==> v22: inputs <==
==> flow/design.v <==
`timescale 1ns / 1ps
module logical(
input [15:0] a,b,
input [3*8:0] sel,
output reg [15:0] x
    );
 always@(*)
begin
    case(sel)
    "~": 
            x=~a;
    "|": 
            x=a|b;
    "&": 
            x=a&b;
    "~&": 
            x=~(a&b);
    "~|": 
            x=~(a|b);
    "^": 
            x=a^b;
    "~^": 
            x=~(a^b);
    "<<": 
            x=a<<1;
    ">>": 
            x=a>>1;
    "asl": 
            x={a[14:0],1'b0};
    "asr": 
            x={a[15],a[15:1]};
    "rol": 
            x={a[14:0],a[15]};
    "ror": 
            x={a[0],a[15:1]};  
    "cmp": 
            if(a>b)
                x=1;
             else if(a<b)
                x=16'hffff;
             else
                x=0;  
     default:
            x=0;
     endcase
end
endmodule
`timescale 1ns / 1ps
module arithmetic(
input [15:0] A,
input [15:0] B,
input [8:0] sel,
output reg [15:0] Sum,
output reg Cout
    );
wire [15:0] B_comp;
twos_comp TC(B,B_comp);
reg [15:0] b;
wire [15:0] S1;
wire c1;
adder A1( A, b, S1, c1);
always @(*)
case(sel)
"+" : begin
        b = B;
        Sum = S1;
        Cout = c1;
      end
"-" : begin
        b = B_comp;
        Sum = S1;
        Cout = 0;
      end       
default : begin
        b = B;
        Sum = 0;
        Cout = 0;
        end       
endcase 
endmodule
module adder(
input [15:0] A,
input [15:0] B,
output [15:0] Sum,
output Cout
    );
wire [2:0] cout_cla;
wire Cin;
assign Cin = 0;
carry_look_ahead CLA1(A[3:0],B[3:0], Cin, cout_cla[0]);
carry_look_ahead CLA2(A[7:4],B[7:4], cout_cla[0], cout_cla[1]);
carry_look_ahead CLA3(A[11:8],B[11:8], cout_cla[1], cout_cla[2] );  
carry_look_ahead CLA4(A[15:12],B[15:12], cout_cla[2], Cout );
ripple_carry_adder RCA1(A[3:0], B[3:0], Cin, Sum[3:0]);
ripple_carry_adder RCA2(A[7:4], B[7:4],cout_cla[0], Sum[7:4]);
ripple_carry_adder RCA3(A[11:8], B[11:8], cout_cla[1], Sum[11:8]);
ripple_carry_adder RCA4(A[15:12], B[15:12], cout_cla[2], Sum[15:12]);  
endmodule
module full_adder(
input a, b, cin,
output sum, cout
);
    assign sum = a ^ b ^ cin;
    assign cout = (a & b) | (b & cin) | (cin & a);
endmodule
module ripple_carry_adder(
    input [3:0] a, b,
    input cin,
    output [3:0] sum
);
    wire [3:0] c;
    full_adder FA1(a[0], b[0], cin, sum[0], c[0]);
    full_adder FA2(a[1], b[1], c[0], sum[1], c[1]);
    full_adder FA3(a[2], b[2], c[1], sum[2], c[2]);
    full_adder FA4(a[3], b[3], c[2], sum[3], c[3]);
endmodule
module carry_look_ahead(
input [3:0]a,b,
input Cin,
output Cout1);
wire [3:0]p,g;
assign p = a^b;
assign g = a&b;
assign Cout1 =  g[3] | (p[3] & g[2]) | (p[3] & p[2] & g[1]) | (p[3] & p[2] & p[1] & g[0]) | (p[3] & p[2] & p[1] & p[0] & Cin);
endmodule
module twos_comp(
input [15:0]B,
output [15:0]B_comp
);
assign B_comp = ~B + 1'b1;
endmodule
`timescale 1ns / 1ps
module multiplier( input clk, input[15:0]A1, B1, output reg [31:0] C);
integer i;
reg [31:0]A2;
reg [15:0]B2;
always@(posedge clk )
begin
		C=0;
		A2[15:0]=A1;
		A2[31:16]=0;
		B2=B1;
        for (i=0;i<16;i=i+1)
        begin
			if(B1[i]==1'b0)
			begin
				C=C+0;
			end
			else
			begin
				C=C+(A1<<i);
			end
		end
end
endmodule
`timescale 1ns / 1ps
module ALU(
input clk,
input [15:0]a,b,
input [3*8:0] op,
output  reg [31:0]out
    );
wire [15:0]z1,z2;
wire [31:0]z3;
reg [15:0] a1, a2, a3, b1, b2, b3;
reg [1:0] sel;
wire Cout;
always @(*)
if(  op == "" || op == "~" || op == "|" || op == "&" || op == "~&" || op == "~|" ||
     op == "^" || op == "~^" || op == ">>" || op == "<<" || op == "asr" || 
     op == "asl" || op == "ror" || op == "rol" || op == "cmp" )
 sel = 2'b00;
else if(op == "+" || op == "-")
    sel = 2'b01;
else if( op == "*" )
    sel = 2'b10;
else
    sel = 2'b00;
logical L(a1, b1, op, z1);
arithmetic AA1( a2,b2,op,z2,Cout);
multiplier M( clk,a3, b3, z3);
always @(*)
case(sel)
2'b00 : begin
        a1 = a;
        a2 = 0;
        a3 = 0;
        b1 = b;
        b2 = 0;
        b3 = 0;
        out[15:0] = z1;
        out[31:16] = 0;
        end
2'b01  : begin
        a1 = 0;
        a2 = a;
        a3 = 0;
        b1 = 0;
        b2 = b;
        b3 = 0;
        out[15:0] = z2;
        out[16] = Cout;
        out[31:17] = 0;
        end     
default :  begin
        a1 = 0;
        a2 = 0;
        a3 = a;
        b1 = 0;
        b2 = 0;
        b3 = b;
       out = z3;
        end            
endcase
endmodule
==> flow/run.sh <==
#!/bin/bash
# the make line also repeats each setting of config.mk as NAME=value (left out here)
make -C /OpenROAD-flow-scripts/flow DESIGN_CONFIG=/design/flow/config.mk WORK_HOME=/design/flow/orfs CLKGATE_MAP_FILE= finish
==> flow/config.mk <==
export PLATFORM = sky130hd
export DESIGN_NAME = ALU
export DESIGN_NICKNAME = ALU
export VERILOG_FILES = /design/flow/design.v
export SDC_FILE = /design/flow/constraint.sdc
export NUM_CORES = 4
export LEC_CHECK = 0
export CAP_MARGIN = 20
export CORE_MARGIN = 2
export CORE_UTILIZATION = 58
export SETUP_SLACK_MARGIN = -1.47
export SLEW_MARGIN = 20
export TNS_END_PERCENT = 35
==> flow/constraint.sdc <==
create_clock -name core_clock -period 21.9 [get_ports {clk}]
set_input_delay 4.3800 -clock core_clock [delete_from_list [all_inputs] [get_ports {clk}]]
set_output_delay 4.3800 -clock core_clock [all_outputs]
set_load 0.01 [all_outputs]
==> v37: changes against v22 <==
--- a/flow/config.mk
+++ b/flow/config.mk
@@ -7,7 +7,6 @@
 export LEC_CHECK = 0
+export ABC_AREA = 1
 export CAP_MARGIN = 20
 export CORE_MARGIN = 2
-export CORE_UTILIZATION = 58
-export SETUP_SLACK_MARGIN = -1.47
+export CORE_UTILIZATION = 66
 export SLEW_MARGIN = 20
-export TNS_END_PERCENT = 35
==> flow/constraint.sdc (replaced) <==
create_clock -name core_clock -period 35.4 [get_ports {clk}]
set_input_delay 7.0800 -clock core_clock [delete_from_list [all_inputs] [get_ports {clk}]]
set_output_delay 7.0800 -clock core_clock [all_outputs]
set_load 0.01 [all_outputs]
==> v29: changes against v22 <==
--- a/flow/config.mk
+++ b/flow/config.mk
@@ -9,5 +9,4 @@
 export CORE_MARGIN = 2
-export CORE_UTILIZATION = 58
-export SETUP_SLACK_MARGIN = -1.47
+export CORE_UTILIZATION = 66
+export SETUP_SLACK_MARGIN = 3.58
 export SLEW_MARGIN = 20
-export TNS_END_PERCENT = 35
==> flow/constraint.sdc (replaced) <==
create_clock -name core_clock -period 28.0 [get_ports {clk}]
set_input_delay 5.6000 -clock core_clock [delete_from_list [all_inputs] [get_ports {clk}]]
set_output_delay 5.6000 -clock core_clock [all_outputs]
set_load 0.01 [all_outputs]
==> v28: changes against v22 <==
--- a/flow/config.mk
+++ b/flow/config.mk
@@ -9,5 +9,3 @@
 export CORE_MARGIN = 2
-export CORE_UTILIZATION = 58
-export SETUP_SLACK_MARGIN = -1.47
+export CORE_UTILIZATION = 13
 export SLEW_MARGIN = 20
-export TNS_END_PERCENT = 35
==> flow/constraint.sdc (replaced) <==
create_clock -name core_clock -period 35.4 [get_ports {clk}]
set_input_delay 7.0800 -clock core_clock [delete_from_list [all_inputs] [get_ports {clk}]]
set_output_delay 7.0800 -clock core_clock [all_outputs]
set_load 0.01 [all_outputs]
==> comparison table <==
	v28	v29	v37	v22
Run status	finished clean	aborted with a tool error	finished clean	complete, but fails checks
Last stage reached	-	5_1_grt	-	-
Violated checks	-	-	-	setup timing
Final worst hold slack	7.51 ns	-	7.48 ns	4.82 ns
Final sum of negative setup slack	0 ns	-	0 ns	-39.26 ns
Top cell type by instance count after synthesis	sky130_fd_sc_hd__ha_1	sky130_fd_sc_hd__ha_1	sky130_fd_sc_hd__nand2_1	sky130_fd_sc_hd__ha_1
Violation count after the first detailed-route iteration	1628	-	2027	3560
Per-instance average area after synthesis	6.97 sq um	6.97 sq um	5.90 sq um	6.97 sq um
And+or+nand+nor area frac	24.0%	24.0%	37.1%	24.0%
Largest fanout on the critical path	36	-	36	5
Crit path kind	input port to flop	-	input port to flop	input port to flop
Library cell contributing the largest single delay on the critical path	sky130_fd_sc_hd__and2_1	-	sky130_fd_sc_hd__clkdlybuf4s50_1	sky130_fd_sc_hd__clkdlybuf4s50_1
Multi-In Gates	2385	-	2595	2385
FF+latch count	32	-	32	32
Largest contributor to cell area by class	multi-input combinational cells	-	multi-input combinational cells	multi-input combinational cells
Final worst path period share	86.2%	-	78.9%	117%
Number of standard cells reported by yosys	2631	2631	3129	2631
Number of hold violations in the final report	0	-	0	0
Total DRC errors in the routed layout	0	-	0	0
Post-synth net total	3031	3031	3529	3031
Clock power share	44.4%	-	42.7%	38.9%
Min-delay src	b[15]	-	a[0]	b[15]
Cell count along the critical path	108	-	124	114
Count of inserted antenna diode cells	0	-	0	1
Horizontal die dimension	379 um	171 um	171 um	182 um
Final estimated routing congestion in global placement	0.933	1.02	0.973	0.998
Worst stage delay on the critical path	0.91 ns	-	0.57 ns	0.46 ns
Power is estimated from default activity; no workload was simulated.
